==> inputs of v32 <==
==> flow/design.v <==
module fifo #(parameter WIDTH = 592, DEPTH = 4) (
    input  logic                 clk,
    input  logic                 rst_n,
    input  logic                 pop,
    input  logic                 push,
    input  logic [WIDTH-1:0]     write_data,
    output logic [WIDTH-1:0]     read_data,
    output logic                 fifo_full,
    output logic                 fifo_empty
);
    logic [WIDTH-1:0] buffer [0:DEPTH-1];
    logic [$clog2(DEPTH)-1:0] read_pointer, write_pointer;
    logic [$clog2(DEPTH):0]   count;
    assign fifo_empty = (count == 0);
    assign fifo_full  = (count == DEPTH);
    assign read_data = buffer[read_pointer];
    always_ff @(posedge clk or negedge rst_n) begin
        if (!rst_n)
            count <= 0;
        else if (push && !fifo_full && !(pop && !fifo_empty))
            count <= count + 1;
        else if (pop && !fifo_empty && !(push && !fifo_full))
            count <= count - 1;
    end
    always_ff @(posedge clk or negedge rst_n) begin
        if (!rst_n) begin
            write_pointer <= 0;
            for (int k = 0; k < DEPTH; k++)
                buffer[k] <= 0;
        end 
        else if (push && !fifo_full) begin
            buffer[write_pointer] <= write_data;
            if (write_pointer == DEPTH-1)
                write_pointer <= 0;          
            else
                write_pointer <= write_pointer + 1;
        end
    end
    always_ff @(posedge clk or negedge rst_n) begin
        if (!rst_n) begin
            read_pointer <= 0;
        end
        else if (pop && !fifo_empty) begin
            if (read_pointer == DEPTH-1)
                read_pointer <= 0;           
            else
                read_pointer <= read_pointer + 1;
        end
    end
endmodule
module header_parser (
	input  logic         clk,
	input  logic         rst_n,
	input  logic         beat_valid,    
	input  logic [7:0]   beat_data,
	input  logic         beat_last,     
	output logic         meta_valid,    
	output logic [367:0] metadata
	);
localparam HDR_BYTES = 48;
logic [7:0]  hdr [0:HDR_BYTES-1];
logic [15:0] byte_cnt;                      
always_ff @(posedge clk or negedge rst_n) begin
	if (!rst_n) begin
		byte_cnt <= 0;
		for (int k = 0; k < HDR_BYTES; k++)
			hdr[k] <= 0;
	end
	else if (beat_valid) begin
		if (beat_last) begin
			byte_cnt <= 0;
			for (int k = 0; k < HDR_BYTES; k++)
				hdr[k] <= 0;
		end
		else begin
			for (int k = 0; k < HDR_BYTES; k++)
				if (byte_cnt == k)
					hdr[k] <= beat_data;
			if (byte_cnt != 16'hFFFF)
				byte_cnt <= byte_cnt + 1;
		end
	end
end
logic [7:0] h [0:HDR_BYTES-1];
genvar i;
generate
	for (i = 0; i < HDR_BYTES; i++) begin : BYPASS
		assign h[i] = (beat_valid && byte_cnt == i) ? beat_data : hdr[i];
	end
endgenerate
logic [47:0]  dest_mac, src_mac;
logic [15:0]  eth_type, total_length;
logic [3:0]   version, ihl;
logic [7:0]   protocol;
logic [31:0]  src_ip, dest_ip;
logic [111:0] payload;
logic [15:0]  pkt_bytes;
logic [15:0]  csum;
logic [15:0]  flags;
assign dest_mac     = {h[0], h[1], h[2], h[3], h[4], h[5]};
assign src_mac      = {h[6], h[7], h[8], h[9], h[10], h[11]};
assign eth_type     = {h[12], h[13]};
assign version      = h[14][7:4];
assign ihl          = h[14][3:0];
assign total_length = {h[16], h[17]};
assign protocol     = h[23];
assign src_ip       = {h[26], h[27], h[28], h[29]};
assign dest_ip      = {h[30], h[31], h[32], h[33]};
generate
	for (i = 0; i < 14; i++) begin : PAY
		assign payload[8*i +: 8] = h[34+i];
	end
endgenerate
assign pkt_bytes = (byte_cnt == 16'hFFFF) ? 16'hFFFF : byte_cnt + 16'd1;
logic [19:0] word_sum;
logic [16:0] fold1;
always_comb begin
	word_sum = 0;
	for (int w = 0; w < 10; w++)
		word_sum = word_sum + {4'b0, h[14+2*w], h[15+2*w]};
end
assign fold1 = {1'b0, word_sum[15:0]} + {13'b0, word_sum[19:16]};
assign csum  = fold1[15:0] + {15'b0, fold1[16]};
logic is_ipv4, is_ipv6, is_short, csum_ok, len_ok;
assign is_ipv4  = (eth_type == 16'h0800);
assign is_ipv6  = (eth_type == 16'h86DD);
assign is_short = (pkt_bytes < HDR_BYTES);
assign csum_ok  = is_ipv4 && (version == 4'd4) && (ihl == 4'd5) && (csum == 16'hFFFF);
assign len_ok   = is_ipv4 && ({1'b0, total_length} + 17'd14 == {1'b0, pkt_bytes});
assign flags    = {11'b0, len_ok, csum_ok, is_short, is_ipv6, is_ipv4};
assign meta_valid = beat_valid && beat_last;
assign metadata   = {flags, csum, pkt_bytes, payload, dest_ip, src_ip,
                     protocol, total_length, version, ihl, eth_type,
                     src_mac, dest_mac};
endmodule
module packet_parser (
	input  logic         clk,
	input  logic         rst_n,       
	input  logic         s_tvalid,
	input  logic [7:0]   s_tdata,
	input  logic         s_tlast,
	output logic         s_tready,
	output logic         m_tvalid,
	input  logic         m_tready,
	output logic [367:0] m_tdata
	);
localparam METADATA_WIDTH = 368;
logic                      fifo_full, fifo_empty;
logic                      push;
logic [METADATA_WIDTH-1:0] write_data;
assign s_tready = !fifo_full;
header_parser parser (
	.clk        (clk),
	.rst_n      (rst_n),
	.beat_valid (s_tvalid && s_tready),
	.beat_data  (s_tdata),
	.beat_last  (s_tlast),
	.meta_valid (push),
	.metadata   (write_data)
);
fifo #(.WIDTH(METADATA_WIDTH), .DEPTH(4)) meta_fifo (
	.clk        (clk),
	.rst_n      (rst_n),
	.pop        (m_tready),
	.push       (push),
	.write_data (write_data),
	.read_data  (m_tdata),
	.fifo_full  (fifo_full),
	.fifo_empty (fifo_empty)
);
assign m_tvalid = !fifo_empty;
endmodule
==> flow/run.sh <==
#!/bin/bash
# the make line also repeats each setting of config.mk as NAME=value (left out here)
make -C /OpenROAD-flow-scripts/flow DESIGN_CONFIG=/design/flow/config.mk WORK_HOME=/design/flow/orfs CLKGATE_MAP_FILE= finish
==> flow/config.mk <==
export PLATFORM = sky130hd
export DESIGN_NAME = packet_parser
export DESIGN_NICKNAME = packet_parser
export VERILOG_FILES = /design/flow/design.v
export SDC_FILE = /design/flow/constraint.sdc
export NUM_CORES = 4
export LEC_CHECK = 0
export CAP_MARGIN = 40
export CORE_MARGIN = 2
export CORE_UTILIZATION = 72
export CTS_CLUSTER_SIZE = 17
export HOLD_SLACK_MARGIN = 0.29
export PLACE_DENSITY_LB_ADDON = 0.0
export SETUP_SLACK_MARGIN = 0.75
export SLEW_MARGIN = 35
==> flow/constraint.sdc <==
create_clock -name core_clock -period 7.39 [get_ports {clk}]
set_input_delay 1.4780 -clock core_clock [delete_from_list [all_inputs] [get_ports {clk}]]
set_output_delay 1.4780 -clock core_clock [all_outputs]
set_load 0.01 [all_outputs]
==> v2: changes against v32 <==
Settings changed: CAP_MARGIN 40 to 20, CORE_UTILIZATION 72 to 51, CTS_CLUSTER_SIZE 17 to unset, HOLD_SLACK_MARGIN 0.29 to unset, PLACE_DENSITY set to 0.6, PLACE_DENSITY_LB_ADDON 0.0 to unset, SETUP_SLACK_MARGIN 0.75 to unset, SLEW_MARGIN 35 to 20.
==> flow/constraint.sdc (replaced) <==
create_clock -name core_clock -period 7.47 [get_ports {clk}]
set_input_delay 1.4940 -clock core_clock [delete_from_list [all_inputs] [get_ports {clk}]]
set_output_delay 1.4940 -clock core_clock [all_outputs]
set_load 0.01 [all_outputs]
==> v25: changes against v32 <==
Settings changed: ABC_AREA set to 0, CAP_MARGIN 40 to 20, CELL_PAD_IN_SITES_GLOBAL_PLACEMENT set to 0, CORE_UTILIZATION 72 to 66, CTS_CLUSTER_DIAMETER set to 234, CTS_CLUSTER_SIZE 17 to unset, HOLD_SLACK_MARGIN 0.29 to unset, PLACE_DENSITY_LB_ADDON 0.0 to unset, SETUP_SLACK_MARGIN 0.75 to unset, SLEW_MARGIN 35 to 20, TNS_END_PERCENT set to 95.
==> flow/constraint.sdc (replaced) <==
create_clock -name core_clock -period 3.25 [get_ports {clk}]
set_input_delay 0.6500 -clock core_clock [delete_from_list [all_inputs] [get_ports {clk}]]
set_output_delay 0.6500 -clock core_clock [all_outputs]
set_load 0.01 [all_outputs]
==> notes <==
v32 reached the layout checks and failed them: negative setup slack. v25 finished but fails on negative setup slack. v2 finished but fails on negative setup slack. Against v2, the non-clock buffer count of v32 is lower by 11. Area after synthesis is the same in v25 and v2. The highest hold slack belongs to v32, the lowest to v25. Design area: v32 < v2 < v25. The highest core utilization belongs to v32, the lowest to v2.
